== oak ==
## mdc
module mdc (clk, rst_n, start, A, B, out, done);
input clk, rst_n, start;
input [7:0] A, B;
output reg [7:0] out;
output reg done;
reg [1:0] state;
reg [7:0] A_aux, B_aux;
localparam IDLE = 2'b00;
localparam SUBTRACT = 2'b01;
localparam FINISHED = 2'b10;
always @(posedge clk or negedge rst_n) begin
    if (!rst_n) begin
        state <= IDLE;
        out <= 0;
        done <= 0;
    end else begin
        done <= 0;
        case (state)
            IDLE: begin
                state <= IDLE;
                if (start) begin
                    state <= SUBTRACT;
                    A_aux <= A;
                    B_aux <= B;
                end
            end
            SUBTRACT: begin
                state <= SUBTRACT;
                if (A_aux > B_aux)
                    A_aux <= A_aux - B_aux;
                else if (B_aux > A_aux)
                    B_aux <= B_aux - A_aux;
                else
                    state <= FINISHED;
            end
            FINISHED: begin
                state <= IDLE;
                done <= 1;
                out <= A_aux;
            end
            default: state <= IDLE;
        endcase
    end
end
endmodule
For scale: ~28 I/O pins, roughly 0.0020 mm2 of cells after synthesis.
export LEC_CHECK = 0
export CAP_MARGIN = 20
export CELL_PAD_IN_SITES_DETAIL_PLACEMENT = 1
export CELL_PAD_IN_SITES_GLOBAL_PLACEMENT = 0
export CORE_MARGIN = 8
export CORE_UTILIZATION = 71
export CTS_BUF_LIST = sky130_fd_sc_hd__clkbuf_16
export CTS_CLUSTER_DIAMETER = 356
export GPL_ROUTABILITY_DRIVEN = 0
export HOLD_SLACK_MARGIN = -0.02
export MIN_ROUTING_LAYER = met2
export PLACE_DENSITY_LB_ADDON = 0.06
export SETUP_SLACK_MARGIN = 0.2
export SLEW_MARGIN = 15
create_clock -name core_clock -period 2.62 [get_ports {clk}]
run.sh (not shown) runs the stock make flow with config.mk's settings and CLKGATE_MAP_FILE=.
oak: DPL-0033 in 3_5_place_dp -> run aborted
--- input diff oak..pine ---
- CELL_PAD_IN_SITES_GLOBAL_PLACEMENT changed from 0 to 1
- HOLD_SLACK_MARGIN removed (was -0.02)
- PLACE_DENSITY_LB_ADDON changed from 0.06 to 0.28
- CORE_UTILIZATION changed from 71 to 40
- CTS_CLUSTER_DIAMETER removed (was 356)
- SLEW_MARGIN changed from 15 to 20
- the clock period (ns, I/O delays scaled along) changed from 2.62 to 4.0
### Flow results
Side by side, floorplan row count turned out higher in pine than in oak.
Area share of xor/xnor cells in the synthesized design came out exactly the same in pine and oak.
From oak to pine, count of buffers from port buffering did not move at all.
pine: flow completed, timing, DRC and antenna clean
The flow ended early for oak: it failed with a tool error in 3_5_place_dp.
pine ended with more width of the die than oak.
Die size, pine vs oak: up by more than half
Changes in birch relative to pine:
- GPL_ROUTABILITY_DRIVEN: 0 -> unset
- CELL_PAD_IN_SITES_DETAIL_PLACEMENT: 1 -> unset
- SETUP_SLACK_MARGIN: 0.2 -> unset
- CELL_PAD_IN_SITES_GLOBAL_PLACEMENT: 1 -> unset
- CORE_MARGIN: 8 -> 2
- MIN_ROUTING_LAYER: met2 -> unset
- PLACE_DENSITY_LB_ADDON: 0.28 -> unset
- the clock period (ns, I/O delays scaled along): 4.0 -> 2.85
## What came out
- Across birch and pine, the outcome is the same: a clean finish for every run.
- | number of buffers inserted for hold repair after clock tree synthesis | birch vs pine | ≈ equal |
- For pine, the last element of the critical path was A_aux[4], unlike birch, where it was A_aux[7].
- Compared with pine, birch shows a buffering stage count on the worst path with inverters included that is 1 higher.
- When birch is measured against pine, its area overhead of the layout relative to synthesis turns out 1.5 points higher.
- In birch, the iteration tally of the first detailed-router pass came out 6 below the value in pine.
- Number of pins exceeding their max-slew limit in the final report across birch and pine: no real change.
What maple does differently from birch at the input level:
- a change of CORE_UTILIZATION from 40 to 67
- an added HOLD_SLACK_MARGIN of 0.3
- a change of the clock period (ns, I/O delays scaled along) from 2.85 to 2.15
==> comparison <==
maple did not finish; a tool error ended it in 5_1_grt.
From birch to maple the numbers moved as follows: number of cells upsized or downsized after cts up 8, placer's final routability congestion estimate up 16%.
maple against birch: die width has decreased; standard-cell row count has decreased; post-placement cell count has decreased; share of synthesized area occupied by flip-flops and latches has remained practically unchanged.
Re post-synthesis adder-cell area fraction: no difference whatsoever between maple and birch.
birch -> maple: count of different cell masters after synthesis delta 0, exact match
